--- design.v ---
module fifo#(parameter DEPTH = 16,
             parameter WIDTH = 16)(
  	input logic clk,
  	input logic rst,
  	input logic push_i,
    input logic [WIDTH-1:0] push_data_i,
  	input logic pop_i,
    output logic [WIDTH-1:0] pop_data_i,
    output logic fifo_full,
    output logic fifo_empty);
  localparam addr_bits = $clog2(DEPTH);
  localparam PUSH_ONLY = 2'b10;
  localparam POP_ONLY = 2'b01;
  localparam PUSH_AND_POP = 2'b11;
  logic [DEPTH-1:0][WIDTH-1:0] mem_queue;
  logic [addr_bits:0] rd_ptr, wr_ptr, nxt_rd_ptr, nxt_wr_ptr;
  logic [addr_bits:0] max_index_ptr, min_index_ptr;
  assign max_index_ptr = {1'b1,{addr_bits{1'b0}}};
  assign min_index_ptr = {addr_bits+1{1'b0}};
  assign fifo_full = (rd_ptr[addr_bits] != wr_ptr[addr_bits] ) && (rd_ptr[addr_bits-1:0] == wr_ptr[addr_bits-1:0] );
  assign fifo_empty = (rd_ptr == wr_ptr);
  assign nxt_rd_ptr = rd_ptr + {{addr_bits{1'b0}},1'b1};
  assign nxt_wr_ptr = wr_ptr + {{addr_bits{1'b0}},1'b1};
  always@(posedge clk) begin
    if (rst) begin
      rd_ptr <= {addr_bits+1{1'b0}};
      wr_ptr <= {addr_bits+1{1'b0}};
    end
    else begin
      case({push_i,pop_i})
        PUSH_ONLY: begin
          mem_queue[wr_ptr[addr_bits-1:0]] <= push_data_i;          
		  wr_ptr <= nxt_wr_ptr;
        end
        POP_ONLY: begin 
          pop_data_i <= mem_queue[rd_ptr[addr_bits-1:0]];
          rd_ptr <= nxt_rd_ptr;
        end
        PUSH_AND_POP: begin
          mem_queue[wr_ptr[addr_bits-1:0]] <= push_data_i;
          pop_data_i <= mem_queue[rd_ptr[addr_bits-1:0]];
          wr_ptr <= nxt_wr_ptr;
          rd_ptr <= nxt_rd_ptr;
        end
      endcase
    end
  end
endmodule
--- constraint.sdc ---
create_clock -name core_clock -period 2.27 [get_ports {clk}]
set_input_delay 0.4540 -clock core_clock [delete_from_list [all_inputs] [get_ports {clk}]]
set_output_delay 0.4540 -clock core_clock [all_outputs]
set_load 0.01 [all_outputs]
--- config.mk ---
export PLATFORM = sky130hd
export DESIGN_NAME = fifo
export DESIGN_NICKNAME = fifo
export VERILOG_FILES = /design/flow/design.v
export SDC_FILE = /design/flow/constraint.sdc
export NUM_CORES = 4
export LEC_CHECK = 0
export ABC_AREA = 0
export CAP_MARGIN = 20
export CELL_PAD_IN_SITES_DETAIL_PLACEMENT = 0
export CORE_MARGIN = 2
export CORE_UTILIZATION = 63
export CTS_CLUSTER_SIZE = 23
export GPL_ROUTABILITY_DRIVEN = 0
export MIN_ROUTING_LAYER = met2
export PLACE_DENSITY_LB_ADDON = 0.24
export SLEW_MARGIN = 20
--- run.sh ---
#!/bin/bash
# the make line also repeats each setting of config.mk as NAME=value (left out here)
make -C /OpenROAD-flow-scripts/flow DESIGN_CONFIG=/design/flow/config.mk WORK_HOME=/design/flow/orfs CLKGATE_MAP_FILE= finish
==> results.toml, run 1 <==
# implementation run metrics
[place]
post_dp_cell_area_um2 = 15200
dp_hpwl_mm = 19.9
portBuffers = 37
place_ws_ns = -0.0271
placedCellCount = 1106

[synthesis]
syn-num-nets = 822
yosysUniqueCellTypes = 40
ys_seq_frac = 0.595
top_cell_area_share = 0.581
syn_inst = 798
ys_sh_adder = 0.00356
synth.most_common_cell = "edfxtp_1"
synthMuxAreaShare = 0.312
yosys.area_share.simple = 0.0299
async_reset_ff_frac = 0
numSynthFlops = 282
ys_sh_aoi = 0.0219
ys.flop_type = "edfxtp_1"
synth.cells.most_frequent = "edfxtp_1 (272), mux2_2 (246), mux4_2 (64), clkbuf_1 (34), a22oi_1 (32)"
synth_area_um2 = 14100
top_cells_by_area = "edfxtp_1 (58%), mux2_2 (20%), mux4_2 (10%)"
syn_avg_cell_area_um2 = 17.6
top_logic_kind = "multiplexers"
ys_area_um2 = 14100
synth_xor_xnor_area_share = 0.00926
ys_cells = 798
edf_count = 272
yosysTopAreaCell = "edfxtp_1"
synth_warnings = 1

[worst_setup_path]
cp_cell_sequence = "inv_6 -> ha_4 -> inv_4 -> nor4_4 -> and2_4 -> buf_12 -> mux2_2"
r2r_cells = 7
cp.required_ns = 2.57
cp-startpoint = "wr_ptr[0]"
critical_path_arrival_ns = 2.59
crit_path_max_fanout = 14
path_delay_family = "simple AND/OR/NAND/NOR gates"
r2r_start = "wr_ptr[0]"
ff2ff_setup_slack_ns = -0.01
r2r-end = "mem_queue[83]"
slowest_stage = "dfxtp_4"
critPathCapture = "mem_queue[83]"
path_depth = 7
max_stage_delay_ns = 0.40
crit_type = "flip-flop to flip-flop"
endpoint_kind = "flip-flop"
cp-start-kind = "flip-flop"
worst-path-buf-inv = 3

[timing]
final.period_utilization = 1.01
finalHoldViolations = 0
finalMaxSlewViolations = 0
rsz0062_at_grt = "yes"
finClkSkew_ns = 0.0136
setup_slack_ns = -0.0145
tightestPinTransition_ns = 1.11
finalSetupTns_ns = -0.0184
setup_violations = 3
relSlewSlack = 0.261
fmax_mhz = 438
min_period_ns = 2.28

[global_routing]
grt_pass1_wl_mm = 48.2
grt_pass1_vias = 11800
grt_start_max_net_pins = 40
grt_usage = 0.387
grt-ovfl-total = 0
antenna_found_initial = 0

[min_path]
min_to = "wr_ptr[4]"
hold_path_class = "flip-flop to flip-flop"
min_from = "wr_ptr[4]"
hold_depth = 2

[power_and_ir_drop]
p_clk_frac = 0.367
total_power_uw = 11700
peakVddDrop_mv = 0.556
p_switching_uw = 2760
p_sw_frac = 0.235
p_int_uw = 8980
p_comb_frac = 0.115
clk-power_uw = 4320
seqPwrFrac = 0.518
maxPowerGroup = "sequential cells"
power_density_nw_per_um2 = 721
leakage_uw = 0.00557
sequentialPower_uw = 6080
comb-power_uw = 1350

[cells_and_area]
final_cell_area_um2 = 16300
fin_nets = 887
area_growth_pct = 15.9
fin_cells = 1165

[clock_tree]
clk_latency_ns = 0.56
cts_made_buffers = 29
h-tree-depth = 1
cts_sinks = 282
cts-root-buf = "clkbuf_16"
cts_tree = "done"
cts_max_path_buffers = 3
path_clk_slew_ns = 0.07

[drt]
dr.first_iter.drc_count = 1755
routed_wl_mm = 32.0
vias_per_cell = 8.76
dr_total_vias = 10200
wl_per_cell_um = 27.5
ant_nets = 0
drc = 0
firstDrtPassIters = 6

[floorplan]
die_x_um = 153
coreArea_um2 = 21900
io_pins = 38
fp_util = 0.642
row_count = 54
dieArea_um2 = 23500
die_h_um = 153

[run]
cap_violations = 0
warnings = 30

[run_status]
failed_checks = "negative setup slack"
status = "complete, but fails checks"
-- area by class of cell --
cell class                      count  area [µm²]
Antenna cell                        4        10.0
Clock buffer                       40         767
Clock inverter                      9        42.5
Fill cell                        1229        5600
Inverter                            4        22.5
Multi-Input combinational cell    443        5510
Sequential cell                   282        8380
Tap cell                          280         350
Timing Repair Buffer              103        1210
-- timing repair --
item,CTS,global route
hold buffers,0,0
endpoints found under the setup margin,20,136
buffers inserted,0,3
pin swaps,0,6
resized,5,34
cloned,0,3
-- through the flow --
| stage | hold slack (ns) | utilization |
|---|---|---|
| 4_1_cts | 0.545 | 0.734 |
| 6_report | 0.540 | 0.744 |
| 3_3_place_gp | 0.511 | 0.696 |
| 2_1_floorplan | 0.498 | - |
| 3_5_place_dp | 0.527 | 0.696 |
| 5_1_grt | 0.573 | 0.744 |
-- routing by layer --
| metal | GRT usage | share of wire | routed length (µm) | vias up |
|---|---|---|---|---|
| li1 | - | - | - | 3312 |
| met1 | - | 0 | 0 | 3405 |
| met2 | 0.484 | 0.52 | 16600 | 3188 |
| met3 | 0.500 | 0.40 | 12700 | 298 |
| met4 | 0.0699 | 0.078 | 2510 | 8 |
| met5 | 0.133 | 0.0071 | 226 | - |
==> run 2: changes to the inputs <==
- ABC_AREA: 0 -> default
- CELL_PAD_IN_SITES_DETAIL_PLACEMENT: 0 -> default
- CORE_UTILIZATION: 63 -> 67
- CTS_CLUSTER_SIZE: 23 -> default
- GPL_ROUTABILITY_DRIVEN: 0 -> default
- MIN_ROUTING_LAYER: met2 -> default
- PLACE_DENSITY_LB_ADDON: 0.24 -> default
- SETUP_SLACK_MARGIN: default -> 0.91
- clock period: 2.27 -> 3.3 ns (I/O delays scaled with it)
==> run 2 against run 1 <==
Net effect:
- now clean on timing, DRC and antenna
- non-clock buffer count fell by 26
- worst hold slack got worse by 0.0086 ns
- global-route usage fell by 11 points
- clock power fell by 29%
- critical path type unchanged
- register-to-register slack improved by 0.86 ns
==> results.toml, run 2 <==
# implementation run metrics
[synthesis]
top_cell_area_share = 0.581
syn_inst = 798
ys_sh_adder = 0.00356
synth_area_um2 = 14100
synthMuxAreaShare = 0.312
synth.most_common_cell = "edfxtp_1"
synth.cells.most_frequent = "edfxtp_1 (272), mux2_2 (246), mux4_2 (64), clkbuf_1 (34), a22oi_1 (32)"
syn-num-nets = 822
synth_xor_xnor_area_share = 0.00926
syn_avg_cell_area_um2 = 17.6
top_cells_by_area = "edfxtp_1 (58%), mux2_2 (20%), mux4_2 (10%)"
async_reset_ff_frac = 0
ys_seq_frac = 0.595
edf_count = 272
top_logic_kind = "multiplexers"
ys.flop_type = "edfxtp_1"
synth_warnings = 1
yosysUniqueCellTypes = 40
numSynthFlops = 282
ys_area_um2 = 14100
yosysTopAreaCell = "edfxtp_1"
ys_cells = 798
yosys.area_share.simple = 0.0299
ys_sh_aoi = 0.0219

[worst_setup_path]
cp_cell_sequence = "buf_4 -> nor3_1 -> ha_2 -> buf_12 -> a21oi_2 -> nand2_4 -> mux2_2"
path_delay_family = "simple AND/OR/NAND/NOR gates"
worst-path-buf-inv = 2
ff2ff_setup_slack_ns = 0.85
crit_path_max_fanout = 16
cp.required_ns = 3.60
critPathCapture = "mem_queue[250]"
cp-startpoint = "wr_ptr[1]"
r2r_cells = 7
max_stage_delay_ns = 0.37
crit_type = "flip-flop to flip-flop"
critical_path_arrival_ns = 2.75
path_depth = 7
slowest_stage = "dfxtp_4"
cp-start-kind = "flip-flop"
r2r_start = "wr_ptr[1]"
r2r-end = "mem_queue[250]"
endpoint_kind = "flip-flop"

[global_routing]
grt_pass1_vias = 7626
grt_start_max_net_pins = 68
grt_pass1_wl_mm = 46.0
antenna_found_initial = 1
grt-ovfl-total = 0
grt_usage = 0.278

[floorplan]
coreArea_um2 = 20400
fp_util = 0.688
die_h_um = 149
die_x_um = 149
row_count = 52
io_pins = 38
dieArea_um2 = 22200

[run]
cap_violations = 0
warnings = 32

[drt]
ant_nets = 0
maxUsedRoutingLayer = "met4"
route.met2.wl_mm = 15.2
wl_met3_mm = 2.03
vias_per_cell = 6.69
routed_wl_mm = 30.3
dr_total_vias = 7555
firstDrtPassIters = 5
wl_met1_mm = 12.3
dr.first_iter.drc_count = 636
drc = 0
wl_per_cell_um = 26.8

[cells_and_area]
combGateArea_um2 = 5380
fillers = 1147
fin_nets = 862
flop_area_um2 = 8390
fin_cells = 1130
area_growth_pct = 12.7

[power_and_ir_drop]
p_comb_frac = 0.109
clk-power_uw = 3050
peakVddDrop_mv = 0.493
sequentialPower_uw = 4180
total_power_uw = 8110
maxPowerGroup = "sequential cells"
p_clk_frac = 0.376
p_sw_frac = 0.224
p_switching_uw = 1810
leakage_uw = 0.00537
seqPwrFrac = 0.515
power_density_nw_per_um2 = 512
comb-power_uw = 882
p_int_uw = 6290

[clock_tree]
hold_buffers = 0
h-tree-depth = 1
clk_latency_ns = 0.55
cts_sinks = 282
cts_tree = "done"
path_clk_slew_ns = 0.06
cts-root-buf = "clkbuf_16"
cts_max_path_buffers = 3
cts_made_buffers = 30

[timing]
rsz0062_at_grt = "yes"
setup_violations = 0
hold_slack_ns = 0.531
min_period_ns = 2.45
finClkSkew_ns = 0.0202
tightestPinTransition_ns = 0.974
finalHoldViolations = 0
final.period_utilization = 0.743
fmax_mhz = 408
setup_slack_ns = 0.849
finalMaxSlewViolations = 0
relSlewSlack = 0.351

[min_path]
min_from = "rd_ptr[4]"
hold_path_class = "flip-flop to flip-flop"
hold_depth = 2
min_to = "rd_ptr[4]"

[place]
portBuffers = 37
place_congestion = 0.801
placedCellCount = 1064
place_ws_ns = 0.471
dp_hpwl_mm = 18.5

[run_status]
status = "timing/DRC/antenna clean"
-- run 2: repair_timing --
item	CTS	global route
endpoints found under the setup margin	258	129
cloned	0	1
resized	20	20
setup buffers	3	8
pin swaps	2	7
-- run 2: area by class of cell --
class / instances / share of cell area
Sequential cell: 282 / 0.530
Clock buffer: 40 / 0.0498
Timing Repair Buffer: 77 / 0.0518
Multi-Input combinational cell: 443 / 0.340
Clock inverter: 13 / 0.00593
Inverter: 4 / 0.00126
Tap cell: 270 / 0.0213
Antenna cell: 1 / 0.000158
-- run 2: per-stage QoR --
stage | TNS [ns] | utilization | cell area, µm²
after floorplan | -447.04 | - | 14100
after CTS | 0 | 0.767 | 15700
after global routing | 0 | 0.775 | 15800
final | 0 | 0.775 | 15800
after global placement | 0 | 0.720 | 14700
after detailed placement | 0 | 0.720 | 14700
-- run 2: per-layer routing --
layer	global-route usage	vias up
met5	0	-
met4	0.0629	0
met3	0.0422	45
met2	0.465	298
met1	0.396	3916
li1	-	3296
==> run 3: changes to the inputs <==
- CORE_MARGIN: 2 -> 3
- CORE_UTILIZATION: 67 -> 65
- SETUP_SLACK_MARGIN: 0.91 -> 1.32
- SLEW_MARGIN: 20 -> 0
- clock period: 3.3 -> 5.44 ns (I/O delays scaled with it)
==> run 3 against run 2 <==
Net effect:
- count of clock-buffer cells in the layout is 1 lower
- total power down 40%
- die size is 5.7% higher
- critical path depth decreased by 3
- sequential share of layout area rose by 1.5 points
- worst setup slack improved by 1.2 ns
- area after synthesis is the same
- clock power fell by 39%
- sequential cell count did not move
- wire length is 1.8% lower
- register-to-register slack improved by 1.2 ns
- critical endpoint is now fifo_full
- worst hold slack improved by 0.025 ns
- critical path type is now flip-flop to output port
==> results.toml, run 3 <==
# implementation run metrics
[synthesis]
ys_seq_frac = 0.595
yosys.area_share.simple = 0.0299
edf_count = 272
top_logic_kind = "multiplexers"
ys_sh_adder = 0.00356
yosysUniqueCellTypes = 40
synth.most_common_cell = "edfxtp_1"
numSynthFlops = 282
synth_xor_xnor_area_share = 0.00926
synthMuxAreaShare = 0.312
top_cell_area_share = 0.581
syn_inst = 798
synth_area_um2 = 14100
async_reset_ff_frac = 0
ys.flop_type = "edfxtp_1"
ys_area_um2 = 14100
ys_cells = 798
synth_warnings = 1
synth.cells.most_frequent = "edfxtp_1 (272), mux2_2 (246), mux4_2 (64), clkbuf_1 (34), a22oi_1 (32)"
ys_sh_aoi = 0.0219
top_cells_by_area = "edfxtp_1 (58%), mux2_2 (20%), mux4_2 (10%)"
yosysTopAreaCell = "edfxtp_1"
syn_avg_cell_area_um2 = 17.6
syn-num-nets = 822

[power_and_ir_drop]
peakVddDrop_mv = 0.362
sequentialPower_uw = 2550
power_density_nw_per_um2 = 318
p_int_uw = 3790
p_switching_uw = 1100
clk-power_uw = 1870
seqPwrFrac = 0.522
maxPowerGroup = "sequential cells"
comb-power_uw = 462
leakage_uw = 0.00507
p_comb_frac = 0.095
p_clk_frac = 0.384
p_sw_frac = 0.225

[worst_setup_path]
critical_path_arrival_ns = 2.33
r2r-end = "mem_queue[33]"
endpoint_kind = "output port"
path_depth = 4
ff2ff_setup_slack_ns = 2.07
crit_type = "flip-flop to output port"
cp.required_ns = 4.35
critPathCapture = "fifo_full"
slowest_stage = "dfxtp_4"
r2r_cells = 6
crit_path_max_fanout = 30
max_stage_delay_ns = 0.75
r2r_start = "wr_ptr[0]"
worst-path-buf-inv = 1
cp-start-kind = "flip-flop"
cp-startpoint = "rd_ptr[0]"
path_delay_family = "flip-flops"
cp_cell_sequence = "xnor2_1 -> nand4_1 -> nor2b_1 -> clkdlybuf4s50_1"

[timing]
hold_slack_ns = 0.556
final.period_utilization = 0.629
tightestPinTransition_ns = 1.27
min_period_ns = 3.42
finalMaxSlewViolations = 0
finalHoldViolations = 0
setup_violations = 0
finClkSkew_ns = 0.0134
fmax_mhz = 292
finalSetupTns_ns = 0
rsz0062_at_grt = "no"
relSlewSlack = 0.155

[clock_tree]
cts-root-buf = "clkbuf_16"
post_cts_resized = 0
cts_max_path_buffers = 3
cts_sinks = 282
hold_buffers = 0
clk_latency_ns = 0.55
h-tree-depth = 1
path_clk_slew_ns = 0.06
cts_tree = "done"
cts_setup_buffers = 0
cts_made_buffers = 30

[floorplan]
io_pins = 38
coreArea_um2 = 21200
die_x_um = 153
dieArea_um2 = 23400
die_h_um = 153
fp_util = 0.664
row_count = 53

[global_routing]
grt-ovfl-total = 0
antenna_found_initial = 0
grt_start_max_net_pins = 205
grt_pass1_wl_mm = 46.5
grt_pass1_vias = 7758
grt_usage = 0.256

[cells_and_area]
final_cell_area_um2 = 15400
final_util = 0.727
fillers = 1279
area_growth_pct = 9.37
fin_nets = 829
fin_cells = 1103

[drt]
drc = 0
firstDrtPassIters = 7
wl_per_cell_um = 27.0
dr_total_vias = 7467
dr.first_iter.drc_count = 586
ant_nets = 0
antenna-diode-count = 0
vias_per_cell = 6.77
routed_wl_mm = 29.7

[min_path]
min_from = "wr_ptr[4]"
min_to = "wr_ptr[4]"
hold_depth = 2
hold_path_class = "flip-flop to flip-flop"

[run_status]
status = "timing/DRC/antenna clean"

[place]
dp_hpwl_mm = 17.3
place_congestion = 0.722
post_dp_cell_area_um2 = 14500
portBuffers = 37
placedCellCount = 1048

[run]
warnings = 32
cap_violations = 0
run 3: final cells by class:
cell class,instances,area [µm²],share of cell area
inverters,4,20.0,0.00130
clock inverters,16,115,0.00749
multi-input cells,443,5300,0.345
well taps,275,344,0.0224
repair buffers,44,435,0.0283
flip-flops and latches,282,8370,0.545
clock buffers,39,785,0.0510
run 3: metal layers:
layer  global-route usage  vias to the layer above  wire length (µm)  share of wire
met2                0.414                      270             14600           0.49
met5                    0                        -                 0              0
met3               0.0348                       57              1530          0.051
li1                     -                     3217                 -              -
met1                0.372                     3923             12700           0.43
met4               0.0713                        0               850          0.029
run 3: per-stage QoR:
stage,total power (µW),setup slack (ns)
3_3_place_gp,3030,2.18
2_1_floorplan,2930,-0.0342
3_5_place_dp,3060,2.08
6_report,4890,2.02
5_1_grt,5050,1.84
4_1_cts,4920,1.96
==> run 4: changes to the inputs <==
- CORE_MARGIN: 3 -> 2
- CORE_UTILIZATION: 65 -> 72
- CTS_CLUSTER_DIAMETER: default -> 57
- CTS_CLUSTER_SIZE: default -> 39
- PLACE_DENSITY_LB_ADDON: default -> 0.13
- SETUP_SLACK_MARGIN: 1.32 -> 0.57
- SLEW_MARGIN: 0 -> 20
- clock period: 5.44 -> 1.92 ns (I/O delays scaled with it)
==> run 4 against run 3 <==
Net effect:
- now fails the layout checks on negative setup slack
- combinational power went up to 5.2 times the previous value
- count of clock-buffer cells in the layout decreased by 15
- worst hold slack worse by 0.20 ns
- sequential share of layout area decreased by 8.3 points
- sequential cell count is the same
- register-to-register slack worse by 2.6 ns
- via count increased by 31%
- sequential power grew to 2.8 times the previous value
- area after synthesis unchanged
- clock skew up 0.016 ns
- cell count grew 12%
- non-clock buffer count increased by 152
- largest cell class unchanged
==> results.toml, run 4 <==
# implementation run metrics
[power_and_ir_drop]
p_clk_frac = 0.339
seqPwrFrac = 0.498
leakage_uw = 0.00651
total_power_uw = 14600
p_int_uw = 10700
sequentialPower_uw = 7250
p_sw_frac = 0.267
p_switching_uw = 3890
clk-power_uw = 4930
comb-power_uw = 2380
p_comb_frac = 0.163
power_density_nw_per_um2 = 802
maxPowerGroup = "sequential cells"
peakVddDrop_mv = 1.18

[floorplan]
fp_util = 0.727
row_count = 51
die_x_um = 144
dieArea_um2 = 20700
io_pins = 38
coreArea_um2 = 19300
die_h_um = 144

[synthesis]
ys_sh_adder = 0.00356
syn_avg_cell_area_um2 = 17.6
numSynthFlops = 282
top_cell_area_share = 0.581
synth_area_um2 = 14100
top_logic_kind = "multiplexers"
synth.most_common_cell = "edfxtp_1"
ys_sh_aoi = 0.0219
yosysUniqueCellTypes = 40
synth.cells.most_frequent = "edfxtp_1 (272), mux2_2 (246), mux4_2 (64), clkbuf_1 (34), a22oi_1 (32)"
syn_inst = 798
synthMuxAreaShare = 0.312
ys_area_um2 = 14100
ys.flop_type = "edfxtp_1"
ys_cells = 798
edf_count = 272
synth_xor_xnor_area_share = 0.00926
async_reset_ff_frac = 0
synth_warnings = 1
top_cells_by_area = "edfxtp_1 (58%), mux2_2 (20%), mux4_2 (10%)"
yosys.area_share.simple = 0.0299
yosysTopAreaCell = "edfxtp_1"
ys_seq_frac = 0.595
syn-num-nets = 822

[cells_and_area]
fin_nets = 974
area_growth_pct = 29.2
fin_cells = 1233
final_util = 0.939

[drt]
wl_per_cell_um = 42.0
firstDrtPassIters = 5
routed_wl_mm = 51.8
drc = 0
dr_total_vias = 9775
dr.first_iter.drc_count = 1306
ant_nets = 0
vias_per_cell = 7.93

[clock_tree]
h-tree-depth = 1
cts_sinks = 282
path_clk_slew_ns = 0.08
cts-root-buf = "clkbuf_16"
clk_latency_ns = 0.55
hold_buffers = 0
cts_made_buffers = 22
cts_max_path_buffers = 3
cts_tree = "done"

[worst_setup_path]
path_depth = 9
worst-path-buf-inv = 4
r2r_cells = 9
critical_path_arrival_ns = 2.65
max_stage_delay_ns = 0.41
cp_cell_sequence = "inv_8 -> ha_4 -> nand2b_4 -> buf_6 -> a2111oi_4 -> buf_4 -> nand3_4 -> buf_12 -> mux2_2"
ff2ff_setup_slack_ns = -0.49
cp-start-kind = "flip-flop"
slowest_stage = "dfxtp_4"
cp-startpoint = "wr_ptr[0]"
path_delay_family = "buffers and inverters"
crit_path_max_fanout = 16
r2r_start = "wr_ptr[0]"
critPathCapture = "mem_queue[75]"
r2r-end = "mem_queue[75]"
cp.required_ns = 2.16
endpoint_kind = "flip-flop"
crit_type = "flip-flop to flip-flop"

[place]
portBuffers = 37
place_congestion = 0.836
dp_hpwl_mm = 22.1
placedCellCount = 1130

[run]
cap_violations = 0
warnings = 30

[global_routing]
grt_usage = 0.436
grt-ovfl-total = 0
grt_pass1_vias = 9366
grt_start_max_net_pins = 41
antenna_found_initial = 2
grt_pass1_wl_mm = 63.8

[timing]
finClkSkew_ns = 0.0295
finalMaxSlewViolations = 0
fmax_mhz = 415
finalHoldViolations = 0
tightestPinTransition_ns = 0.811
rsz0062_at_grt = "yes"
min_period_ns = 2.41
finalSetupTns_ns = -93.37
setup_violations = 269
relSlewSlack = 0.458
final.period_utilization = 1.25
setup_slack_ns = -0.488

[run_status]
failed_checks = "negative setup slack"
status = "complete, but fails checks"

[min_path]
hold_path_class = "input pin to flip-flop"
hold_depth = 3
min_from = "rst"
min_to = "rd_ptr[0]"
[run 4: per-layer routing]
layer	vias up	global-route usage	routed length [µm]
li1	3511	-	-
met1	4732	0.555	15400
met2	1120	0.698	23800
met3	410	0.109	7230
met4	2	0.235	5360
met5	-	0	13
[run 4: area by class of cell]
type / instances / area (µm²)
clock inverters: 16 / 151
flip-flops and latches: 282 / 8380
multi-input cells: 444 / 6020
diodes: 2 / 5.00
fillers: 426 / 1180
repair buffers: 196 / 2660
clock buffers: 24 / 579
well taps: 265 / 332
inverters: 4 / 30.0
[run 4: metrics by stage]
stage / area [µm²] / setup slack (ns) / hold slack (ns)
finish: 18200 / -0.488 / 0.357
floorplan: 14700 / -2.85 / 0.498
detailed placement: 16000 / -0.342 / 0.528
global route: 18200 / -0.490 / 0.360
CTS: 17700 / -0.275 / 0.550
global placement: 16000 / -0.243 / 0.516
[run 4: what timing repair did]
item,4_1_cts,5_1_grt
pin swaps,33,19
gates resized,163,38
gates cloned,12,9
setup buffers,32,8
setup endpoints to repair,291,496
==> run 5: changes to the inputs <==
- CAP_MARGIN: 20 -> 30
- CELL_PAD_IN_SITES_DETAIL_PLACEMENT: default -> 2
- CELL_PAD_IN_SITES_GLOBAL_PLACEMENT: default -> 2
- CORE_UTILIZATION: 72 -> 37
- CTS_CLUSTER_DIAMETER: 57 -> default
- CTS_CLUSTER_SIZE: 39 -> 20
- GPL_ROUTABILITY_DRIVEN: default -> 1
- HOLD_SLACK_MARGIN: default -> -0.03
- PLACE_DENSITY_LB_ADDON: 0.13 -> default
- SETUP_SLACK_MARGIN: 0.57 -> default
- clock period: 1.92 -> 3.07 ns (I/O delays scaled with it)
==> run 5 against run 4 <==
Net effect:
- now clean on timing, DRC and antenna
- cell count is 12% higher
- via count down 24%
- combinational power decreased by 62%
- first-iteration DRC count fell by 70%
- synthesized cell count did not move
- area after synthesis unchanged
- worst hold slack improved by 0.18 ns
- design area fell by 11%
- worst setup slack gained 0.74 ns
- critical path type unchanged
- critical endpoint is now mem_queue[108]
==> results.toml, run 5 <==
# implementation run metrics
[run_status]
status = "timing/DRC/antenna clean"

[synthesis]
numSynthFlops = 282
top_cells_by_area = "edfxtp_1 (58%), mux2_2 (20%), mux4_2 (10%)"
synth.most_common_cell = "edfxtp_1"
ys_sh_adder = 0.00356
synth_warnings = 1
syn_avg_cell_area_um2 = 17.6
top_logic_kind = "multiplexers"
syn-num-nets = 822
ys.flop_type = "edfxtp_1"
synthMuxAreaShare = 0.312
ys_area_um2 = 14100
top_cell_area_share = 0.581
ys_seq_frac = 0.595
async_reset_ff_frac = 0
yosysUniqueCellTypes = 40
syn_inst = 798
synth.cells.most_frequent = "edfxtp_1 (272), mux2_2 (246), mux4_2 (64), clkbuf_1 (34), a22oi_1 (32)"
yosysTopAreaCell = "edfxtp_1"
ys_sh_aoi = 0.0219
ys_cells = 798
synth_area_um2 = 14100
edf_count = 272
synth_xor_xnor_area_share = 0.00926
yosys.area_share.simple = 0.0299

[global_routing]
grt-ovfl-total = 0
grt_pass1_vias = 8276
antenna_found_initial = 2
grt_pass1_wl_mm = 55.2
grt_usage = 0.192
grt_start_max_net_pins = 65

[power_and_ir_drop]
leakage_uw = 0.00534
peakVddDrop_mv = 0.361
comb-power_uw = 904
total_power_uw = 9240
p_sw_frac = 0.226
p_comb_frac = 0.098
p_switching_uw = 2090
power_density_nw_per_um2 = 571
p_int_uw = 7140
maxPowerGroup = "sequential cells"
p_clk_frac = 0.415
clk-power_uw = 3830
sequentialPower_uw = 4500
seqPwrFrac = 0.487

[clock_tree]
post_cts_resized = 0
clk_latency_ns = 0.50
cts_made_buffers = 35
h-tree-depth = 2
cts_sinks = 282
cts_setup_buffers = 0
cts_max_path_buffers = 3
path_clk_slew_ns = 0.06
cts_tree = "done"
cts-root-buf = "clkbuf_16"
hold_buffers = 0

[worst_setup_path]
max_stage_delay_ns = 0.53
worst-path-buf-inv = 3
r2r-end = "mem_queue[108]"
crit_path_max_fanout = 16
ff2ff_setup_slack_ns = 0.25
cp_cell_sequence = "inv_1 -> ha_1 -> inv_1 -> a2111oi_4 -> and2_1 -> buf_4 -> mux2_2"
r2r_start = "wr_ptr[1]"
cp-start-kind = "flip-flop"
crit_type = "flip-flop to flip-flop"
critPathCapture = "mem_queue[108]"
cp-startpoint = "wr_ptr[1]"
critical_path_arrival_ns = 3.07
cp.required_ns = 3.32
path_depth = 7
endpoint_kind = "flip-flop"
slowest_stage = "dfxtp_1"
path_delay_family = "buffers and inverters"
r2r_cells = 7
crit_top_cell = "inv_1"

[floorplan]
die_x_um = 199
row_count = 71
die_h_um = 199
io_pins = 38
coreArea_um2 = 37600
fp_util = 0.374
dieArea_um2 = 39600

[timing]
fmax_mhz = 355
finalMaxSlewViolations = 0
setup_slack_ns = 0.250
hold_slack_ns = 0.539
rsz0062_at_grt = "no"
finClkSkew_ns = 0.0130
tightestPinTransition_ns = 0.718
min_period_ns = 2.82
final.period_utilization = 0.919
finalHoldViolations = 0
relSlewSlack = 0.520
setup_violations = 0

[place]
place_ws_ns = 0.214
place_congestion = 0.748
portBuffers = 37
dp_hpwl_mm = 23.0

[drt]
wl_per_cell_um = 26.3
vias_per_cell = 5.41
antenna-diode-count = 0
routed_wl_mm = 36.2
dr.first_iter.drc_count = 389
ant_nets = 0
dr_total_vias = 7446
firstDrtPassIters = 4
drc = 0

[min_path]
hold_path_class = "flip-flop to flip-flop"
hold_depth = 2
min_from = "wr_ptr[4]"
min_to = "wr_ptr[4]"

[cells_and_area]
area_growth_pct = 15.2
fin_nets = 866

[run]
cap_violations = 0
warnings = 28
-- run 5: layout make-up --
class,count,area (µm²)
clock buffers,46,927
clock inverters,15,119
fillers,3468,21400
inverters,4,20.0
multi-input cells,443,5310
flip-flops and latches,282,8370
well taps,511,639
repair buffers,76,801
-- run 5: per-layer routing --
layer,vias up,global-route usage,part of all wire
li1,3289,-,-
met5,-,0,0
met4,0,0.0506,0.025
met1,3954,0.254,0.43
met3,55,0.0281,0.038
met2,148,0.329,0.50
-- run 5: through the flow --
stage               std cells  instance area (µm²)  setup TNS (ns)   util
finish                   1377                16200               0  0.431
global route             1377                16200               0  0.431
CTS                      1377                16200               0  0.431
detailed placement       1316                15100               0  0.403
global placement         1316                15100               0  0.403
floorplan                 798                14100         -494.14      -
==> run 6: changes to the inputs <==
- CAP_MARGIN: 30 -> 20
- CELL_PAD_IN_SITES_DETAIL_PLACEMENT: 2 -> default
- CELL_PAD_IN_SITES_GLOBAL_PLACEMENT: 2 -> 0
- CORE_UTILIZATION: 37 -> 72
- CTS_CLUSTER_SIZE: 20 -> 33
- GPL_ROUTABILITY_DRIVEN: 1 -> 0
- GPL_TIMING_DRIVEN: default -> 1
- HOLD_SLACK_MARGIN: -0.03 -> -0.04
- MIN_ROUTING_LAYER: default -> met1
- PLACE_DENSITY: default -> 0.39
- SETUP_SLACK_MARGIN: default -> 0.31
- clock period: 3.07 -> 2.27 ns (I/O delays scaled with it)
==> run 6 against run 5 <==
Net effect:
- now fails the layout checks on negative setup slack
- combinational power increased by 94%
- cell count shrank 13%
- wire length is 21% higher
- sequential share of layout area decreased by 4.2 points
- non-clock buffer count grew 71
- register-to-register slack got worse by 0.41 ns
- via count up 21%
- area after synthesis did not move
==> results.toml, run 6 <==
# implementation run metrics
[run_status]
status = "complete, but fails checks"
failed_checks = "negative setup slack"

[cells_and_area]
fin_nets = 935
area_growth_pct = 25.4

[global_routing]
grt-ovfl-total = 0
antenna_found_initial = 0
grt_usage = 0.375
grt_pass1_wl_mm = 55.4
grt_start_max_net_pins = 61
grt_pass1_vias = 8658

[timing]
min_period_ns = 2.43
finalSetupTns_ns = -11.20
setup_violations = 199
finalMaxSlewViolations = 0
finalHoldViolations = 0
rsz0062_at_grt = "yes"
finClkSkew_ns = 0.0120
fmax_mhz = 411
setup_slack_ns = -0.161
relSlewSlack = 0.193
final.period_utilization = 1.07
tightestPinTransition_ns = 1.21

[run]
warnings = 32
cap_violations = 0

[floorplan]
io_pins = 38
fp_util = 0.727
row_count = 51
die_x_um = 144
dieArea_um2 = 20700
die_h_um = 144
coreArea_um2 = 19300

[power_and_ir_drop]
comb-power_uw = 1750
total_power_uw = 12800
maxPowerGroup = "sequential cells"
p_switching_uw = 3040
seqPwrFrac = 0.477
power_density_nw_per_um2 = 727
p_int_uw = 9770
p_comb_frac = 0.136
p_sw_frac = 0.237
peakVddDrop_mv = 0.927
leakage_uw = 0.00620
clk-power_uw = 4960
sequentialPower_uw = 6110
p_clk_frac = 0.387

[synthesis]
ys_seq_frac = 0.595
ys_sh_adder = 0.00356
top_logic_kind = "multiplexers"
yosysUniqueCellTypes = 40
ys_area_um2 = 14100
edf_count = 272
synth_xor_xnor_area_share = 0.00926
synth_area_um2 = 14100
syn_inst = 798
ys_cells = 798
synthMuxAreaShare = 0.312
ys.flop_type = "edfxtp_1"
async_reset_ff_frac = 0
synth.cells.most_frequent = "edfxtp_1 (272), mux2_2 (246), mux4_2 (64), clkbuf_1 (34), a22oi_1 (32)"
synth.most_common_cell = "edfxtp_1"
syn_avg_cell_area_um2 = 17.6
top_cells_by_area = "edfxtp_1 (58%), mux2_2 (20%), mux4_2 (10%)"
synth_warnings = 1
syn-num-nets = 822
yosys.area_share.simple = 0.0299
ys_sh_aoi = 0.0219
numSynthFlops = 282
yosysTopAreaCell = "edfxtp_1"
top_cell_area_share = 0.581

[drt]
vias_per_cell = 7.50
wl_per_cell_um = 36.6
dr.first_iter.drc_count = 1161
routed_wl_mm = 43.9
firstDrtPassIters = 5
dr_total_vias = 9000
drc = 0
ant_nets = 0

[worst_setup_path]
path_delay_family = "buffers and inverters"
worst-path-buf-inv = 5
endpoint_kind = "flip-flop"
ff2ff_setup_slack_ns = -0.16
critical_path_arrival_ns = 2.73
max_stage_delay_ns = 0.39
r2r-end = "mem_queue[68]"
cp_cell_sequence = "inv_8 -> ha_4 -> nand2b_4 -> buf_6 -> a2111oi_4 -> buf_4 -> buf_6 -> nand3_4 -> clkbuf_16 -> mux2_2"
slowest_stage = "dfxtp_4"
cp.required_ns = 2.57
cp-start-kind = "flip-flop"
cp-startpoint = "wr_ptr[0]"
path_depth = 10
critPathCapture = "mem_queue[68]"
r2r_start = "wr_ptr[0]"
r2r_cells = 10
crit_top_cell = "buf_6"
crit_type = "flip-flop to flip-flop"
crit_path_max_fanout = 8

[min_path]
hold_path_class = "flip-flop to flip-flop"
min_to = "mem_queue[196]"
min_from = "mem_queue[196]"
hold_depth = 1

[place]
dp_hpwl_mm = 19.3
portBuffers = 37

[clock_tree]
cts_made_buffers = 29
cts-root-buf = "clkbuf_16"
h-tree-depth = 1
cts_sinks = 282
hold_buffers = 0
path_clk_slew_ns = 0.06
cts_max_path_buffers = 3
clk_latency_ns = 0.55
cts_tree = "done"
[run 6: area by class of cell]
cell class                      count  area, µm²
Fill cell                         612       1710
Inverter                            4       27.5
Multi-Input combinational cell    447       5960
Timing Repair Buffer              147       1960
Tap cell                          265        332
Clock inverter                     16        200
Sequential cell                   282       8380
Clock buffer                       36        752
Antenna cell                        3       7.51
[run 6: metal layers]
layer	up-vias	routed length (µm)	track usage
li1	3442	-	-
met3	259	4950	0.0760
met1	4454	14400	0.487
met2	845	21100	0.603
met5	-	0	0
met4	0	3440	0.204
[run 6: repair_timing]
item                       in CTS  in global routing
cloned                          9                  7
resized                        67                 41
setup endpoints to repair     258                265
buffers inserted               29                 15
pin swaps                      15                 13
hold endpoints to repair        0                  0
[run 6: through the flow]
stage               std cells  hold WS (ns)  utilization  setup slack (ns)  cell area (µm²)
floorplan                 798         0.498            -             -2.57            14600
global placement         1085         0.510        0.797           -0.0619            15400
detailed placement       1085         0.548        0.797            -0.195            15400
CTS                      1175         0.560        0.886           0.00753            17100
global route             1197         0.582        0.911            -0.186            17600
finish                   1200         0.578        0.911            -0.161            17600
==> run 7: changes to the inputs <==
- CAP_MARGIN: 20 -> 15
- CELL_PAD_IN_SITES_GLOBAL_PLACEMENT: 0 -> default
- CORE_ASPECT_RATIO: default -> 0.52
- CORE_UTILIZATION: 72 -> 40
- CTS_CLUSTER_SIZE: 33 -> default
- GPL_ROUTABILITY_DRIVEN: 0 -> default
- GPL_TIMING_DRIVEN: 1 -> default
- HOLD_SLACK_MARGIN: -0.04 -> default
- MIN_ROUTING_LAYER: met1 -> default
- PLACE_DENSITY: 0.39 -> default
- SETUP_SLACK_MARGIN: 0.31 -> default
- clock period: 2.27 -> 4.96 ns (I/O delays scaled with it)
==> run 7 against run 6 <==
Net effect:
- sequential power is 54% lower
- via count down 18%
- critical endpoint is now mem_queue[35]
- worst setup slack improved by 1.7 ns
- first-iteration DRC count down 42%
- critical path type unchanged
- die size increased by 78%
- the run now finishes clean
- highest routed layer is now met5
==> results.toml, run 7 <==
# implementation run metrics
[run_status]
status = "timing/DRC/antenna clean"

[synthesis]
ys_seq_frac = 0.595
synth_xor_xnor_area_share = 0.00926
synth_area_um2 = 14100
syn_avg_cell_area_um2 = 17.6
yosysTopAreaCell = "edfxtp_1"
syn-num-nets = 822
edf_count = 272
numSynthFlops = 282
yosys.area_share.simple = 0.0299
async_reset_ff_frac = 0
top_cells_by_area = "edfxtp_1 (58%), mux2_2 (20%), mux4_2 (10%)"
ys_area_um2 = 14100
ys_sh_aoi = 0.0219
ys.flop_type = "edfxtp_1"
ys_cells = 798
yosysUniqueCellTypes = 40
top_logic_kind = "multiplexers"
syn_inst = 798
synth.most_common_cell = "edfxtp_1"
synthMuxAreaShare = 0.312
ys_sh_adder = 0.00356
top_cell_area_share = 0.581
synth.cells.most_frequent = "edfxtp_1 (272), mux2_2 (246), mux4_2 (64), clkbuf_1 (34), a22oi_1 (32)"
synth_warnings = 1

[power_and_ir_drop]
p_int_uw = 4040
comb-power_uw = 519
power_density_nw_per_um2 = 338
p_comb_frac = 0.099
peakVddDrop_mv = 0.241
maxPowerGroup = "sequential cells"
leakage_uw = 0.00506
p_switching_uw = 1230
p_clk_frac = 0.369
p_sw_frac = 0.233
clk-power_uw = 1940
sequentialPower_uw = 2800
seqPwrFrac = 0.532

[timing]
fmax_mhz = 291
relSlewSlack = 0.264
setup_violations = 0
finalMaxSlewViolations = 0
finalHoldViolations = 0
final.period_utilization = 0.693
hold_slack_ns = 0.538
tightestPinTransition_ns = 1.10
finClkSkew_ns = 0.0164
rsz0062_at_grt = "no"
setup_slack_ns = 1.52
min_period_ns = 3.44

[place]
place_congestion = 0.770
portBuffers = 37
place_ws_ns = 1.56
dp_hpwl_mm = 19.3
post_dp_cell_area_um2 = 14800

[drt]
wl_per_cell_um = 25.2
dr_total_vias = 7374
firstDrtPassIters = 5
routed_wl_mm = 32.4
ant_nets = 0
dr.first_iter.drc_count = 678
drc = 0
vias_per_cell = 5.73

[worst_setup_path]
max_stage_delay_ns = 0.97
cp.required_ns = 5.25
path_depth = 6
slowest_stage = "and3_1"
ff2ff_setup_slack_ns = 1.52
r2r-end = "mem_queue[35]"
crit_path_max_fanout = 16
critPathCapture = "mem_queue[35]"
cp_cell_sequence = "inv_6 -> ha_1 -> inv_1 -> a2111oi_4 -> and3_1 -> mux2_2"
cp-start-kind = "flip-flop"
cp-startpoint = "wr_ptr[0]"
r2r_cells = 6
endpoint_kind = "flip-flop"
critical_path_arrival_ns = 3.73
r2r_start = "wr_ptr[0]"
worst-path-buf-inv = 2
crit_type = "flip-flop to flip-flop"
path_delay_family = "simple AND/OR/NAND/NOR gates"

[clock_tree]
path_clk_slew_ns = 0.06
post_cts_resized = 0
cts_setup_buffers = 0
hold_buffers = 0
h-tree-depth = 1
cts_made_buffers = 27
cts-root-buf = "clkbuf_16"
cts_sinks = 282
cts_max_path_buffers = 3
cts_tree = "done"
clk_latency_ns = 0.55

[cells_and_area]
final_util = 0.450
final_cell_area_um2 = 15600
fin_nets = 831
area_growth_pct = 10.8

[floorplan]
die_h_um = 139
row_count = 49
die_x_um = 264
fp_util = 0.406
coreArea_um2 = 34600
io_pins = 38
dieArea_um2 = 36700

[global_routing]
grt_pass1_wl_mm = 48.8
grt_pass1_vias = 7214
grt_usage = 0.177
antenna_found_initial = 3
grt-ovfl-total = 0
grt_start_max_net_pins = 60

[run]
warnings = 28
cap_violations = 0

[min_path]
min_from = "wr_ptr[4]"
hold_path_class = "flip-flop to flip-flop"
hold_depth = 2
min_to = "wr_ptr[4]"
==> run 7: cell type report <==
cell class / count / area [µm²]
sequential: 282 / 8380
clock inverter: 14 / 86.3
clock buffer: 33 / 698
timing repair buffer: 49 / 510
multi-input combinational: 443 / 5300
inverter: 4 / 20.0
fill: 3029 / 19000
antenna: 2 / 5.00
tap: 459 / 574
==> run 7: layer usage <==
layer / up-vias / wire length [µm] / track usage
li1: 3241 / - / -
met1: 3940 / 17100 / 0.293
met2: 160 / 13000 / 0.234
met3: 31 / 1970 / 0.0408
met4: 2 / 385 / 0.0251
met5: - / 13 / 0
==> run 7: stage by stage <==
step,TNS (ns),std cells,power [µW]
3_3_place_gp,0,1237,3370
4_1_cts,0,1284,5320
5_1_grt,0,1284,5450
3_5_place_dp,0,1237,3370
2_1_floorplan,-107.07,798,3220
6_report,0,1286,5260
==> run 8: changes to the inputs <==
- CAP_MARGIN: 15 -> 20
- CORE_ASPECT_RATIO: 0.52 -> default
- CORE_UTILIZATION: 40 -> 72
- CTS_CLUSTER_SIZE: default -> 39
- PLACE_DENSITY_LB_ADDON: default -> 0.13
- SETUP_SLACK_MARGIN: default -> 0.16
- clock period: 4.96 -> 2.36 ns (I/O delays scaled with it)
==> run 8 against run 7 <==
Net effect:
- largest power group unchanged
- critical path depth rose by 1
- die size decreased by 44%
- design area increased by 6.6%
- total power grew 130%
- sequential share of layout area down 3.3 points
- sequential cell count unchanged
- worst hold slack gained 0.020 ns
- synthesized cell count unchanged
- cell count shrank 10%
- highest routed layer unchanged
- combinational power rose to 2.6 times the previous value
==> results.toml, run 8 <==
# implementation run metrics
[clock_tree]
cts_max_path_buffers = 3
cts_tree = "done"
cts-root-buf = "clkbuf_16"
cts_made_buffers = 29
path_clk_slew_ns = 0.07
hold_buffers = 0
cts_sinks = 282
h-tree-depth = 1
clk_latency_ns = 0.56

[synthesis]
synth_area_um2 = 14100
numSynthFlops = 282
ys_cells = 798
syn_avg_cell_area_um2 = 17.6
ys_sh_adder = 0.00356
async_reset_ff_frac = 0
top_logic_kind = "multiplexers"
synth.cells.most_frequent = "edfxtp_1 (272), mux2_2 (246), mux4_2 (64), clkbuf_1 (34), a22oi_1 (32)"
ys_seq_frac = 0.595
edf_count = 272
ys_area_um2 = 14100
top_cell_area_share = 0.581
ys.flop_type = "edfxtp_1"
synth_warnings = 1
ys_sh_aoi = 0.0219
synth.most_common_cell = "edfxtp_1"
syn-num-nets = 822
top_cells_by_area = "edfxtp_1 (58%), mux2_2 (20%), mux4_2 (10%)"
yosys.area_share.simple = 0.0299
yosysUniqueCellTypes = 40
syn_inst = 798
synth_xor_xnor_area_share = 0.00926
yosysTopAreaCell = "edfxtp_1"
synthMuxAreaShare = 0.312

[timing]
finClkSkew_ns = 0.0190
tightestPinTransition_ns = 0.985
min_period_ns = 2.31
fmax_mhz = 432
finalSetupTns_ns = 0
finalHoldViolations = 0
setup_slack_ns = 0.0475
finalMaxSlewViolations = 0
setup_violations = 0
relSlewSlack = 0.344
rsz0062_at_grt = "yes"
final.period_utilization = 0.980

[place]
dp_hpwl_mm = 18.9
place_congestion = 0.805
portBuffers = 37
place_ws_ns = -0.00472
placedCellCount = 1073

[min_path]
min_from = "rd_ptr[4]"
hold_depth = 2
hold_path_class = "flip-flop to flip-flop"
min_to = "rd_ptr[4]"

[power_and_ir_drop]
p_switching_uw = 2770
power_density_nw_per_um2 = 716
peakVddDrop_mv = 0.753
p_sw_frac = 0.233
p_clk_frac = 0.394
sequentialPower_uw = 5860
total_power_uw = 11900
clk-power_uw = 4680
comb-power_uw = 1350
p_comb_frac = 0.113
maxPowerGroup = "sequential cells"
p_int_uw = 9110
leakage_uw = 0.00572
seqPwrFrac = 0.493

[floorplan]
row_count = 51
io_pins = 38
dieArea_um2 = 20700
die_h_um = 144
coreArea_um2 = 19300
fp_util = 0.727
die_x_um = 144

[drt]
ant_nets = 0
dr.first_iter.drc_count = 829
drc = 0
dr_total_vias = 8210
vias_per_cell = 7.12
routed_wl_mm = 35.5
wl_per_cell_um = 30.8
firstDrtPassIters = 5

[worst_setup_path]
ff2ff_setup_slack_ns = 0.05
endpoint_kind = "flip-flop"
r2r_cells = 7
critical_path_arrival_ns = 2.61
max_stage_delay_ns = 0.41
critPathCapture = "mem_queue[16]"
cp-startpoint = "wr_ptr[0]"
cp-start-kind = "flip-flop"
crit_path_max_fanout = 4
r2r_start = "wr_ptr[0]"
cp.required_ns = 2.66
slowest_stage = "dfxtp_4"
cp_cell_sequence = "inv_6 -> ha_4 -> inv_4 -> nor4_4 -> and3_4 -> buf_4 -> mux2_2"
crit_type = "flip-flop to flip-flop"
path_depth = 7
worst-path-buf-inv = 3
path_delay_family = "simple AND/OR/NAND/NOR gates"
r2r-end = "mem_queue[16]"

[cells_and_area]
fin_nets = 888
fillers = 810
combGateArea_um2 = 5700
final_util = 0.858
fin_cells = 1153
flop_area_um2 = 8380
area_growth_pct = 18.1

[run_status]
status = "timing/DRC/antenna clean"

[run]
warnings = 30
cap_violations = 0

[global_routing]
antenna_found_initial = 2
grt-ovfl-total = 0
grt_pass1_wl_mm = 49.1
grt_start_max_net_pins = 82
grt_pass1_vias = 8234
grt_usage = 0.322
## run 8: repair_timing
action	4_1_cts	5_1_grt
buffers inserted	8	11
gates cloned	1	5
setup endpoints to repair	184	250
pin swaps	6	12
gates resized	24	30
## run 8: final cells by class
cell class	count	share of cell area
Inverter	4	0.00151
Clock buffer	31	0.0442
Antenna cell	1	0.000151
Tap cell	265	0.0200
Timing Repair Buffer	102	0.0725
Clock inverter	23	0.0130
Multi-Input combinational cell	445	0.343
Sequential cell	282	0.505
## run 8: per-layer routing
layer	GRT usage	vias up	routed length [µm]
met1	0.446	4271	13100
li1	-	3352	-
met3	0.0520	116	3000
met5	0	-	8
met4	0.107	2	1420
met2	0.533	469	18000
## run 8: through the flow
step / hold WS [ns] / area, µm²
after floorplan: 0.498 / 14400
after global placement: 0.518 / 15100
after detailed placement: 0.539 / 15100
after CTS: 0.556 / 16300
after global routing: 0.595 / 16600
final: 0.557 / 16600
==> run 9: changes to the inputs <==
- CELL_PAD_IN_SITES_GLOBAL_PLACEMENT: default -> 0
- CTS_CLUSTER_SIZE: 39 -> 33
- GPL_ROUTABILITY_DRIVEN: default -> 0
- GPL_TIMING_DRIVEN: default -> 1
- HOLD_SLACK_MARGIN: default -> 0.29
- MIN_ROUTING_LAYER: default -> met1
- PLACE_DENSITY_LB_ADDON: 0.13 -> 0.27
- SETUP_SLACK_MARGIN: 0.16 -> -0.17
- clock period: 2.36 -> 1.9 ns (I/O delays scaled with it)
==> run 9 against run 8 <==
Net effect:
- the layout now fails its checks (negative setup slack)
- area after synthesis did not move
- first-iteration DRC count rose by 76%
- worst setup slack got worse by 0.49 ns
- sequential power rose by 25%
- via count rose by 12%
- count of clock-buffer cells in the layout rose by 2
- sequential share of layout area fell by 2.8 points
- fmax fell by 1.3%
- cell count rose by 5.1%
- critical path depth rose by 1
- critical path type unchanged
- highest routed layer unchanged
==> results.toml, run 9 <==
# implementation run metrics
[power_and_ir_drop]
maxPowerGroup = "sequential cells"
clk-power_uw = 5860
seqPwrFrac = 0.480
leakage_uw = 0.00629
sequentialPower_uw = 7320
p_int_uw = 11500
p_switching_uw = 3720
peakVddDrop_mv = 1.22
power_density_nw_per_um2 = 866
total_power_uw = 15200
p_clk_frac = 0.385
p_sw_frac = 0.244
p_comb_frac = 0.135
comb-power_uw = 2050

[cells_and_area]
final_cell_area_um2 = 17600
fillers = 595
fin_cells = 1212
area_growth_pct = 25.1
fin_nets = 950

[place]
portBuffers = 37
placedCellCount = 1131
dp_hpwl_mm = 22.7
post_dp_cell_area_um2 = 16000
place_ws_ns = -0.289

[worst_setup_path]
worst-path-buf-inv = 3
critical_path_arrival_ns = 2.66
r2r_start = "wr_ptr[1]"
cp-startpoint = "wr_ptr[1]"
ff2ff_setup_slack_ns = -0.44
r2r_cells = 8
path_delay_family = "AND-OR/OR-AND gates"
crit_type = "flip-flop to flip-flop"
cp.required_ns = 2.21
cp-start-kind = "flip-flop"
max_stage_delay_ns = 0.48
endpoint_kind = "flip-flop"
slowest_stage = "a2111oi_4"
crit_path_max_fanout = 8
critPathCapture = "mem_queue[139]"
cp_cell_sequence = "inv_4 -> ha_4 -> nand2b_4 -> a2111oi_4 -> buf_4 -> nand2_4 -> buf_12 -> mux2_2"
r2r-end = "mem_queue[139]"
path_depth = 8

[clock_tree]
h-tree-depth = 1
hold_buffers = 0
clk_latency_ns = 0.57
cts-root-buf = "clkbuf_16"
cts_max_path_buffers = 3
cts_made_buffers = 29
path_clk_slew_ns = 0.07
cts_tree = "done"
cts_sinks = 282

[timing]
fmax_mhz = 427
min_period_ns = 2.34
rsz0062_at_grt = "yes"
relSlewSlack = 0.418
final.period_utilization = 1.23
tightestPinTransition_ns = 0.868
setup_violations = 275
finalMaxSlewViolations = 0
finalHoldViolations = 0
finClkSkew_ns = 0.0191
setup_slack_ns = -0.443

[synthesis]
synth.cells.most_frequent = "edfxtp_1 (272), mux2_2 (246), mux4_2 (64), clkbuf_1 (34), a22oi_1 (32)"
top_cell_area_share = 0.581
syn-num-nets = 822
ys.flop_type = "edfxtp_1"
ys_area_um2 = 14100
yosysTopAreaCell = "edfxtp_1"
synth_warnings = 1
synth_xor_xnor_area_share = 0.00926
synthMuxAreaShare = 0.312
top_logic_kind = "multiplexers"
async_reset_ff_frac = 0
yosys.area_share.simple = 0.0299
edf_count = 272
syn_inst = 798
numSynthFlops = 282
synth_area_um2 = 14100
synth.most_common_cell = "edfxtp_1"
yosysUniqueCellTypes = 40
top_cells_by_area = "edfxtp_1 (58%), mux2_2 (20%), mux4_2 (10%)"
ys_sh_aoi = 0.0219
syn_avg_cell_area_um2 = 17.6
ys_sh_adder = 0.00356
ys_seq_frac = 0.595
ys_cells = 798

[drt]
antenna-diode-count = 0
drc = 0
routed_wl_mm = 45.0
wl_per_cell_um = 37.2
ant_nets = 0
dr.first_iter.drc_count = 1459
vias_per_cell = 7.58
firstDrtPassIters = 6
dr_total_vias = 9183

[global_routing]
grt_usage = 0.401
antenna_found_initial = 1
grt_pass1_vias = 9034
grt_start_max_net_pins = 61
grt_pass1_wl_mm = 59.2
grt-ovfl-total = 0

[run]
warnings = 30
cap_violations = 0

[min_path]
min_from = "mem_queue[116]"
hold_path_class = "flip-flop to flip-flop"
hold_depth = 1
min_to = "mem_queue[116]"

[floorplan]
die_h_um = 144
row_count = 51
dieArea_um2 = 20700
coreArea_um2 = 19300
fp_util = 0.727
io_pins = 38
die_x_um = 144

[run_status]
failed_checks = "negative setup slack"
status = "complete, but fails checks"
[run 9: per-stage QoR]
step           utilization  setup TNS [ns]  hold WS, ns
5_1_grt              0.909          -97.38        0.594
4_1_cts              0.894          -45.29        0.569
2_1_floorplan            -         -789.56        0.498
3_3_place_gp         0.828          -42.17        0.510
6_report             0.909          -91.65        0.576
3_5_place_dp         0.828          -55.03        0.552
[run 9: routing by layer]
metal / part of all wire / track usage / routed length [µm] / vias to the layer above
met2: 0.47 / 0.659 / 21100 / 888
met5: 0.00029 / 0 / 13 / -
li1: - / - / - / 3453
met3: 0.12 / 0.0696 / 5340 / 281
met1: 0.33 / 0.524 / 14800 / 4559
met4: 0.084 / 0.197 / 3770 / 2
[run 9: cell type report]
class / instances / area (µm²) / share of cell area
sequential: 282 / 8380 / 0.477
clock inverter: 19 / 203 / 0.0115
tap: 265 / 332 / 0.0189
timing repair buffer: 166 / 2060 / 0.117
inverter: 4 / 27.5 / 0.00157
clock buffer: 33 / 741 / 0.0421
multi-input combinational: 443 / 5830 / 0.332
[run 9: timing repair]
item / CTS / global route
buffers inserted: 18 / 23
setup endpoints to repair: 258 / 258
gates resized: 43 / 25
pin swaps: 14 / 15
gates cloned: 3 / 4
==> run 10: changes to the inputs <==
- CELL_PAD_IN_SITES_GLOBAL_PLACEMENT: 0 -> 1
- CORE_UTILIZATION: 72 -> 40
- CTS_CLUSTER_SIZE: 33 -> default
- GPL_ROUTABILITY_DRIVEN: 0 -> default
- GPL_TIMING_DRIVEN: 1 -> default
- HOLD_SLACK_MARGIN: 0.29 -> 0.3
- MIN_ROUTING_LAYER: met1 -> default
- PLACE_DENSITY_LB_ADDON: 0.27 -> default
- SETUP_SLACK_MARGIN: -0.17 -> default
- SLEW_MARGIN: 20 -> 25
- clock period: 1.9 -> 5.0 ns (I/O delays scaled with it)
==> run 10 against run 9 <==
Net effect:
- now clean on timing, DRC and antenna
- die size grew 77%
- worst setup slack gained 2.1 ns
- worst hold slack lost 0.045 ns
- clock skew is 0.0064 ns higher
- sequential power fell by 62%
- fmax shrank 31%
- largest power group unchanged
==> results.toml, run 10 <==
# implementation run metrics
[synthesis]
ys_area_um2 = 14100
synth.cells.most_frequent = "edfxtp_1 (272), mux2_2 (246), mux4_2 (64), clkbuf_1 (34), a22oi_1 (32)"
yosysUniqueCellTypes = 40
ys_cells = 798
ys_sh_adder = 0.00356
yosys.area_share.simple = 0.0299
yosysTopAreaCell = "edfxtp_1"
ys_seq_frac = 0.595
top_logic_kind = "multiplexers"
numSynthFlops = 282
synth.most_common_cell = "edfxtp_1"
ys_sh_aoi = 0.0219
top_cells_by_area = "edfxtp_1 (58%), mux2_2 (20%), mux4_2 (10%)"
syn-num-nets = 822
async_reset_ff_frac = 0
ys.flop_type = "edfxtp_1"
syn_avg_cell_area_um2 = 17.6
edf_count = 272
top_cell_area_share = 0.581
synth_warnings = 1
syn_inst = 798
synth_area_um2 = 14100
synth_xor_xnor_area_share = 0.00926
synthMuxAreaShare = 0.312

[clock_tree]
cts_setup_buffers = 0
cts_made_buffers = 34
h-tree-depth = 2
hold_buffers = 0
clk_latency_ns = 0.51
path_clk_slew_ns = 0.05
cts-root-buf = "clkbuf_16"
post_cts_resized = 0
cts_max_path_buffers = 3
cts_sinks = 282
cts_tree = "done"

[power_and_ir_drop]
power_density_nw_per_um2 = 349
p_clk_frac = 0.407
p_switching_uw = 1220
comb-power_uw = 523
leakage_uw = 0.00521
p_int_uw = 4320
sequentialPower_uw = 2770
clk-power_uw = 2260
p_sw_frac = 0.221
seqPwrFrac = 0.499
total_power_uw = 5550
peakVddDrop_mv = 0.273
p_comb_frac = 0.094
maxPowerGroup = "sequential cells"

[global_routing]
grt_pass1_wl_mm = 48.9
grt_start_max_net_pins = 49
grt-ovfl-total = 0
grt_usage = 0.182
grt_pass1_vias = 7788
antenna_found_initial = 0

[timing]
finalMaxSlewViolations = 0
relSlewSlack = 0.316
finClkSkew_ns = 0.0255
tightestPinTransition_ns = 1.02
fmax_mhz = 297
rsz0062_at_grt = "no"
min_period_ns = 3.37
finalHoldViolations = 0
final.period_utilization = 0.674
setup_violations = 0

[floorplan]
fp_util = 0.407
die_x_um = 191
die_h_um = 191
io_pins = 38
coreArea_um2 = 34500
row_count = 68
dieArea_um2 = 36700

[place]
portBuffers = 37
dp_hpwl_mm = 19.4
placedCellCount = 1239
place_congestion = 0.746

[min_path]
hold_path_class = "flip-flop to flip-flop"
min_to = "wr_ptr[4]"
min_from = "wr_ptr[4]"
hold_depth = 2

[worst_setup_path]
cp.required_ns = 5.23
cp-startpoint = "wr_ptr[0]"
r2r-end = "mem_queue[81]"
path_depth = 6
endpoint_kind = "flip-flop"
crit_path_max_fanout = 9
max_stage_delay_ns = 0.68
cp_cell_sequence = "nor3_1 -> ha_1 -> a21boi_1 -> and2_1 -> buf_4 -> mux2_2"
critical_path_arrival_ns = 3.60
cp-start-kind = "flip-flop"
slowest_stage = "dfxtp_1"
ff2ff_setup_slack_ns = 1.63
r2r_cells = 6
worst-path-buf-inv = 1
path_delay_family = "simple AND/OR/NAND/NOR gates"
crit_type = "flip-flop to flip-flop"
r2r_start = "wr_ptr[0]"
critPathCapture = "mem_queue[81]"

[run]
warnings = 28
cap_violations = 0

[drt]
vias_per_cell = 5.65
wl_per_cell_um = 24.9
dr.first_iter.drc_count = 515
dr_total_vias = 7333
routed_wl_mm = 32.3
firstDrtPassIters = 5
drc = 0
antenna-diode-count = 0
ant_nets = 0

[cells_and_area]
fin_nets = 845
fin_cells = 1298
area_growth_pct = 13.0
fillers = 3021

[run_status]
status = "timing/DRC/antenna clean"
run 10: cell type report:
| type | instances | area, µm² | share of cell area |
|---|---|---|---|
| sequential | 282 | 8370 | 0.527 |
| multi-input combinational | 443 | 5310 | 0.334 |
| clock buffer | 43 | 885 | 0.0557 |
| timing repair buffer | 56 | 603 | 0.0380 |
| tap | 455 | 569 | 0.0358 |
| clock inverter | 15 | 126 | 0.00795 |
| inverter | 4 | 20.0 | 0.00126 |
run 10: per-layer routing:
metal  vias up  routed length [µm]  GRT usage
met4         0                 792     0.0524
li1       3257                   -          -
met5         -                   0          0
met3        47                1380     0.0279
met1      3875               14500      0.250
met2       154               15600      0.300
run 10: stage by stage:
stage,hold slack [ns],setup WS (ns),TNS (ns),cell area [µm²],util
finish,0.531,1.63,0,15900,0.460
global route,0.582,1.40,0,15900,0.460
CTS,0.543,1.60,0,15900,0.460
detailed placement,0.527,1.53,0,14900,0.430
global placement,0.520,1.60,0,14800,0.430
floorplan,0.498,-0.386,-98.87,14100,-
==> run 11: changes to the inputs <==
- ABC_AREA: default -> 1
- CELL_PAD_IN_SITES_GLOBAL_PLACEMENT: 1 -> 0
- CORE_UTILIZATION: 40 -> 72
- GPL_ROUTABILITY_DRIVEN: default -> 0
- GPL_TIMING_DRIVEN: default -> 1
- HOLD_SLACK_MARGIN: 0.3 -> 0.16
- MIN_ROUTING_LAYER: default -> met1
- PLACE_DENSITY: default -> 0.35
- SETUP_SLACK_MARGIN: default -> 0.86
- SLEW_MARGIN: 25 -> 20
- clock period: 5.0 -> 2.99 ns (I/O delays scaled with it)
==> run 11 against run 10 <==
Net effect:
- still clean on timing, DRC and antenna
- total power is 86% higher
- via count grew 120%
- cell count grew 63%
- largest power group unchanged
==> results.toml, run 11 <==
# implementation run metrics
[worst_setup_path]
crit_path_max_fanout = 8
ff2ff_setup_slack_ns = 0.25
critPathCapture = "mem_queue[7]"
cp_cell_sequence = "buf_4 -> nor3_4 -> ha_4 -> buf_16 -> nor4_4 -> buf_4 -> buf_6 -> nand3_1 -> nand2_1"
max_stage_delay_ns = 0.38
cp.required_ns = 3.43
cp-start-kind = "flip-flop"
crit_type = "flip-flop to flip-flop"
worst-path-buf-inv = 4
path_depth = 9
path_delay_family = "simple AND/OR/NAND/NOR gates"
cp-startpoint = "wr_ptr[0]"
endpoint_kind = "flip-flop"
crit_top_cell = "buf_4"
r2r_cells = 9
r2r_start = "wr_ptr[0]"
slowest_stage = "nor4_4"
r2r-end = "mem_queue[7]"
critical_path_arrival_ns = 3.17

[clock_tree]
clk_latency_ns = 0.59
h-tree-depth = 1
path_clk_slew_ns = 0.07
cts_tree = "done"
cts_made_buffers = 29
cts_max_path_buffers = 3
cts_sinks = 282
cts-root-buf = "clkbuf_16"

[cells_and_area]
final_util = 0.873
fin_nets = 1842
final_cell_area_um2 = 18300
area_growth_pct = 19.5

[synthesis]
top_cells_by_area = "edfxtp_1 (53%), nand2_1 (13%), nand4_1 (9.5%)"
ys_sh_adder = 0.00327
synth_xor_xnor_area_share = 0.00466
ys_sh_aoi = 0.0801
ys_cells = 1775
synth.most_common_cell = "nand2_1"
top_cell_area_share = 0.534
ys_area_um2 = 15300
synthMuxAreaShare = 0
synth_area_um2 = 15300
ys.flop_type = "edfxtp_1"
synth_warnings = 1
syn-num-nets = 1799
top_logic_kind = "simple AND/OR/NAND/NOR gates"
async_reset_ff_frac = 0
synth.cells.most_frequent = "nand2_1 (528), edfxtp_1 (272), nor2_1 (237), nand4_1 (232), o21ai_0 (135)"
syn_inst = 1775
edf_count = 272
syn_avg_cell_area_um2 = 8.62
ys_seq_frac = 0.547
yosys.area_share.simple = 0.320
yosysUniqueCellTypes = 31
numSynthFlops = 282
yosysTopAreaCell = "edfxtp_1"

[global_routing]
grt_pass1_vias = 14100
antenna_found_initial = 2
grt_start_max_net_pins = 115
grt_pass1_wl_mm = 81.0
grt-ovfl-total = 0
grt_usage = 0.480

[power_and_ir_drop]
leakage_uw = 0.00712
clk-power_uw = 3670
p_sw_frac = 0.310
power_density_nw_per_um2 = 566
p_switching_uw = 3200
peakVddDrop_mv = 0.540
sequentialPower_uw = 4630
maxPowerGroup = "sequential cells"
p_int_uw = 7140
p_comb_frac = 0.198
comb-power_uw = 2050
p_clk_frac = 0.355
seqPwrFrac = 0.447

[place]
portBuffers = 37
post_dp_cell_area_um2 = 16100
dp_hpwl_mm = 29.3

[drt]
routed_wl_mm = 61.6
ant_nets = 0
firstDrtPassIters = 13
antenna-diode-count = 0
vias_per_cell = 7.74
dr.first_iter.drc_count = 3699
dr_total_vias = 16300
wl_per_cell_um = 29.2
drc = 0

[floorplan]
fp_util = 0.730
io_pins = 38
dieArea_um2 = 22400
row_count = 53
die_h_um = 150
coreArea_um2 = 21000
die_x_um = 150

[timing]
fmax_mhz = 365
finClkSkew_ns = 0.0245
finalMaxSlewViolations = 0
final.period_utilization = 0.915
rsz0062_at_grt = "yes"
setup_violations = 0
relSlewSlack = 0.437
min_period_ns = 2.74
tightestPinTransition_ns = 0.845
finalSetupTns_ns = 0
finalHoldViolations = 0

[run_status]
status = "timing/DRC/antenna clean"

[min_path]
hold_depth = 1
min_to = "rd_ptr[4]"
hold_path_class = "flip-flop to flip-flop"
min_from = "rd_ptr[4]"

[run]
cap_violations = 0
warnings = 34
-- run 11: layout make-up --
| type | count | area, µm² |
|---|---|---|
| multi-input combinational | 1322 | 6730 |
| clock inverter | 16 | 163 |
| timing repair buffer | 166 | 1840 |
| inverter | 17 | 75.1 |
| sequential | 282 | 8390 |
| tap | 275 | 344 |
| fill | 1027 | 2670 |
| clock buffer | 32 | 737 |
-- run 11: layer usage --
metal  GRT usage  vias to the layer above  share of wire
met5      0.0295                        -         0.0027
met1       0.639                     7242           0.29
li1            -                     6409              -
met3       0.173                      650           0.21
met2       0.684                     2015           0.40
met4       0.269                        6          0.099
-- run 11: through the flow --
| stage | instances | setup slack [ns] | hold slack (ns) | power (µW) |
|---|---|---|---|---|
| 3_5_place_dp | 1994 | 0.359 | 0.505 | 6130 |
| 5_1_grt | 2110 | 0.292 | 0.543 | 10400 |
| 6_report | 2110 | 0.254 | 0.516 | 10300 |
| 4_1_cts | 2069 | 0.750 | 0.520 | 9810 |
| 2_1_floorplan | 1775 | -1.94 | 0.483 | 5650 |
| 3_3_place_gp | 1994 | 0.434 | 0.492 | 6100 |
-- run 11: what timing repair did --
item                       in CTS  in global routing
hold buffers                    0                  0
gates cloned                    4                  8
setup endpoints to repair     257                258
pin swaps                      10                 27
resized                        75                 65
buffers inserted               23                 33
Power is estimated from default activity; no workload was simulated.
